==> inputs of run a <==
==> flow/design.v <==
module bldc_esc #(parameter DATA_WIDTH = 16,parameter debounce = 3)(
  input clk,              		 
  input reset,            		 
  input pwm_en,						 
  input encoder_a,  				 
  input encoder_b,  				 
  input [DATA_WIDTH-1:0] pwm_period,	 
  input [DATA_WIDTH-1:0] period_reference,	 
  input [DATA_WIDTH-1:0] Kp_ext, 
  input [DATA_WIDTH-1:0] Ki_ext, 
  input [DATA_WIDTH-1:0] Kd_ext, 
  input override_internal_pid,		 
  output reg motor_positive,   		 
  output reg motor_negative 			 
);
  reg motor_pwm;
  reg [DATA_WIDTH-1:0] pwm_counter;
  reg [DATA_WIDTH-1:0] pwm_duty_cycle;
  reg [1:0]encoder_state;
  reg [1:0]prev_encoder_state;
  reg [1:0]pwm_direction;
  reg [DATA_WIDTH-1:0] period_speed ; 
  reg [DATA_WIDTH-1:0] speed_ctr;
  reg [DATA_WIDTH-1:0] Kp ;
  reg [DATA_WIDTH-1:0] Ki ;
  reg [DATA_WIDTH-1:0] Kd ;
  reg signed[DATA_WIDTH-1:0] error;
  reg signed[(DATA_WIDTH)-1:0] integral;
  reg signed[DATA_WIDTH-1:0] derivative;
  reg signed [(DATA_WIDTH)-1:0] pid_output;
  reg signed[DATA_WIDTH-1:0] previous_error;
  reg [2:0] encoder_a_shift_reg;
  reg encoder_a_reg;
  reg [2:0] encoder_b_shift_reg;
  reg encoder_b_reg;
 always @(posedge clk or posedge reset) begin
    if (reset) begin
        integral <= 16'b0;
        pwm_counter <= {DATA_WIDTH{1'b0}};
        encoder_state <= 2'b0;
        prev_encoder_state <= 2'b0;
        pwm_direction<=2'b00;
        motor_positive<=1'b0;
        motor_negative<=1'b0;
        Kp <= 16'd1;
        Ki <= 16'd0;
        Kd <= 16'd0;
        speed_ctr<={DATA_WIDTH{1'b0}};
        previous_error <= {DATA_WIDTH{1'b0}};
        error<=8'b0;
        period_speed <= 16'b0;
        pid_output <= 16'b0;
        derivative <= 16'b0;
        pwm_duty_cycle <= 16'b0;
        motor_pwm <= 1'b0;
        encoder_a_shift_reg <= 3'b0;
        encoder_a_reg <= 1'b0;
        encoder_b_shift_reg <= 3'b0;
        encoder_b_reg <= 1'b0;
    end 
    else begin
        encoder_a_shift_reg <= {encoder_a_shift_reg[debounce-2:0],encoder_a};
        if (encoder_a_shift_reg == {debounce{1'b0}} || encoder_a_shift_reg == {debounce{1'b1}})begin
            encoder_a_reg <= encoder_a_shift_reg[0];
        end
        encoder_b_shift_reg <= {encoder_b_shift_reg[debounce-2:0],encoder_b};
        if (encoder_b_shift_reg == {debounce{1'b0}} || encoder_b_shift_reg == {debounce{1'b1}})begin
            encoder_b_reg <= encoder_b_shift_reg[0];
        end
        pid_output <= Kp * error + Ki * integral + Kd * derivative;	 
        if(pid_output<1) begin			 
			pwm_duty_cycle<=pwm_period;
		end 
		else if (pid_output>pwm_period) begin	 
			pwm_duty_cycle<=1;
		end 
		else begin
			pwm_duty_cycle<= pid_output;	 
		end
        derivative <= error - previous_error;
        if (integral + error > 2047) begin  
            integral <= 2047;  
        end 
        else if (integral + error < -2048) begin
            integral <= -2048; 
        end 
        else begin
            integral <= integral + error;  
        end
        previous_error<=error;
        error <= period_reference - period_speed;
        motor_pwm <= (pwm_counter < pwm_duty_cycle) & pwm_en;  
        if (pwm_counter == pwm_period) begin
            pwm_counter <= 16'd0;
        end
        else begin
            pwm_counter <= pwm_counter + 1;
        end
        encoder_state <= {encoder_a_reg, encoder_b_reg};
        prev_encoder_state <= encoder_state;
        case ({encoder_state, prev_encoder_state})
            4'b0100, 4'b1101,4'b1011: begin 
                pwm_direction<=2'b10;
            end
            4'b1000,4'b1110,4'b0111: begin 
                pwm_direction<=2'b01;
            end
            4'b1100, 4'b0011, 4'b1001,4'b0110: begin 
                pwm_direction<=2'b00;
            end
            default: begin
                pwm_direction<=pwm_direction; 
            end
        endcase
        if(pwm_en==1'b0)begin
            motor_positive<=1'b0;
            motor_negative<=1'b0;
		end 
		else begin
            case(pwm_direction)
                2'b00: begin
      				if(period_reference>32767) begin  
						motor_positive<=1'b0;
						motor_negative<=motor_pwm;
					end
					else begin
						motor_positive<=motor_pwm;
						motor_negative<=1'b0;
					end
                end 
                2'b01:begin
                    motor_positive<=1'b0;
                    motor_negative<=motor_pwm;
                end
                2'b10:begin
                    motor_positive<=motor_pwm;
                    motor_negative<=1'b0;
                end
                default: begin
                    motor_positive <= 1'b0;
                    motor_negative <= 1'b0;
                end
            endcase
        end
		if(override_internal_pid) begin
			Kp<=Kp_ext;
			Ki<=Ki_ext;
			Kd<=Kd_ext;
		end 
		else begin
			Kp<=Kp;
			Ki<=Ki;
			Kd<=Kd;
		end
      if((prev_encoder_state[0]==1'b0 && encoder_a_reg==1'b1) || speed_ctr==16'h00ff) begin
            period_speed<=speed_ctr;
            speed_ctr<={DATA_WIDTH{1'b0}};
        end else begin
            speed_ctr<=speed_ctr+1;
        end
    end
 end
endmodule
==> flow/run.sh <==
#!/bin/bash
# the make line also repeats each setting of config.mk as NAME=value (left out here)
make -C /OpenROAD-flow-scripts/flow DESIGN_CONFIG=/design/flow/config.mk WORK_HOME=/design/flow/orfs CLKGATE_MAP_FILE= finish
==> flow/config.mk <==
export PLATFORM = sky130hd
export DESIGN_NAME = bldc_esc
export DESIGN_NICKNAME = bldc_esc
export VERILOG_FILES = /design/flow/design.v
export SDC_FILE = /design/flow/constraint.sdc
export NUM_CORES = 4
export LEC_CHECK = 0
export CAP_MARGIN = 20
export CELL_PAD_IN_SITES_DETAIL_PLACEMENT = 0
export CORE_ASPECT_RATIO = 1.26
export CORE_MARGIN = 2
export CORE_UTILIZATION = 72
export CTS_CLUSTER_DIAMETER = 103
export GPL_ROUTABILITY_DRIVEN = 1
export MAX_ROUTING_LAYER = met5
export MIN_ROUTING_LAYER = met1
export PLACE_DENSITY_LB_ADDON = 0.01
export SETUP_SLACK_MARGIN = 0.8
export SLEW_MARGIN = 20
export TNS_END_PERCENT = 55
==> flow/constraint.sdc <==
create_clock -name core_clock -period 5.9 [get_ports {clk}]
set_input_delay 1.1800 -clock core_clock [delete_from_list [all_inputs] [get_ports {clk}]]
set_output_delay 1.1800 -clock core_clock [all_outputs]
set_load 0.01 [all_outputs]
==> run b: changes against run a <==
==> flow/config.mk (replaced) <==
export PLATFORM = sky130hd
export DESIGN_NAME = bldc_esc
export DESIGN_NICKNAME = bldc_esc
export VERILOG_FILES = /design/flow/design.v
export SDC_FILE = /design/flow/constraint.sdc
export NUM_CORES = 4
export LEC_CHECK = 0
export CAP_MARGIN = 20
export CORE_MARGIN = 2
export CORE_UTILIZATION = 40
export PLACE_DENSITY = 0.6
export SLEW_MARGIN = 20
==> flow/constraint.sdc (replaced) <==
create_clock -name core_clock -period 7.4 [get_ports {clk}]
set_input_delay 1.4800 -clock core_clock [delete_from_list [all_inputs] [get_ports {clk}]]
set_output_delay 1.4800 -clock core_clock [all_outputs]
set_load 0.01 [all_outputs]
==> run c: changes against run a <==
--- a/flow/config.mk
+++ b/flow/config.mk
@@ -10,11 +10,12 @@
 export CORE_ASPECT_RATIO = 1.26
 export CORE_MARGIN = 2
 export CORE_UTILIZATION = 72
-export CTS_CLUSTER_DIAMETER = 103
+export CTS_CLUSTER_DIAMETER = 28
+export CTS_CLUSTER_SIZE = 80
 export GPL_ROUTABILITY_DRIVEN = 1
 export MAX_ROUTING_LAYER = met5
 export MIN_ROUTING_LAYER = met1
 export PLACE_DENSITY_LB_ADDON = 0.01
-export SETUP_SLACK_MARGIN = 0.8
+export SETUP_SLACK_MARGIN = 2.16
 export SLEW_MARGIN = 20
 export TNS_END_PERCENT = 55
==> flow/constraint.sdc (replaced) <==
create_clock -name core_clock -period 7.28 [get_ports {clk}]
set_input_delay 1.4560 -clock core_clock [delete_from_list [all_inputs] [get_ports {clk}]]
set_output_delay 1.4560 -clock core_clock [all_outputs]
set_load 0.01 [all_outputs]
==> results <==
| item | run c | run b | run a |
|---|---|---|---|
| Synth-to-Final Area Change | 18.6% | 12.2% | 17.5% |
| 1st-iter DRT viols | 1302 | 697 | 1419 |
| Status | finished clean | finished clean | finished with violations |
| Layout check failures | - | - | setup timing |
| Pin count of the biggest net entering global routing | 171 | 122 | 154 |
| Pre-CTS setup slack | 0.142 ns | 0.302 ns | -1.04 ns |
| Data arrival time of the worst path | 7.43 ns | 7.55 ns | 7.43 ns |
| Total global-route track usage | 42.0% | 21.0% | 41.5% |
| Clk Latency, worst-skew pair | 0.57 ns | 0.58 ns | 0.56 ns |
| Warning total across the stage logs | 31 | 28 | 33 |
| Cell Rows | 73 | 87 | 73 |
| H-tree Lvls | 2 | 1 | 1 |
| Final non-clock buffer share | 7.55% | 4.54% | 9.54% |
| Final weighted congestion in routability-driven placement | 0.970 | 0.963 | 0.970 |
| Setup slack after layout | 0.317 ns | 0.279 ns | -1.04 ns |
| Critical Path Fanout Max | 6 | 13 | 3 |
| Vias in the first global route | 19513 | 17469 | 19513 |

* * *

==> inputs of run C <==
RTL: the design.v shown in full above, as it stands there.
Settings: LEC_CHECK=0, CAP_MARGIN=20, CORE_MARGIN=2, CORE_UTILIZATION=72, PLACE_DENSITY_LB_ADDON=0.01, SETUP_SLACK_MARGIN=1.78, SLEW_MARGIN=20; clock period 6.17 ns.
run.sh (not shown) runs the stock make flow with config.mk's settings and CLKGATE_MAP_FILE=.
==> run G (differences from run C) <==
Settings changed: PLACE_DENSITY set to 0.6, PLACE_DENSITY_LB_ADDON 0.01 to unset, SETUP_SLACK_MARGIN 1.78 to unset.
==> flow/constraint.sdc (replaced) <==
create_clock -name core_clock -period 6.61 [get_ports {clk}]
set_input_delay 1.3220 -clock core_clock [delete_from_list [all_inputs] [get_ports {clk}]]
set_output_delay 1.3220 -clock core_clock [all_outputs]
set_load 0.01 [all_outputs]
==> run P (differences from run C) <==
Settings changed: ABC_AREA set to 1, CTS_CLUSTER_SIZE set to 100, PLACE_DENSITY set to 0.6, PLACE_DENSITY_LB_ADDON 0.01 to unset, SETUP_SLACK_MARGIN 1.78 to -0.47.
==> flow/constraint.sdc (replaced) <==
create_clock -name core_clock -period 4.91 [get_ports {clk}]
set_input_delay 0.9820 -clock core_clock [delete_from_list [all_inputs] [get_ports {clk}]]
set_output_delay 0.9820 -clock core_clock [all_outputs]
set_load 0.01 [all_outputs]
==> summary of the runs <==
Of run G and run C, run G has the higher register-to-register slack (gap 0.44 ns).
The highest via count belongs to run P, the lowest to run G.
Run C completed and failed the layout checks on setup timing. Run G ran to the end with violations: setup timing. Run P finished but fails on setup timing.
Of run C and run P, run P has the higher hold slack (gap 0.015 ns).
First-iteration DRC count: run G is lower than run C (37%).
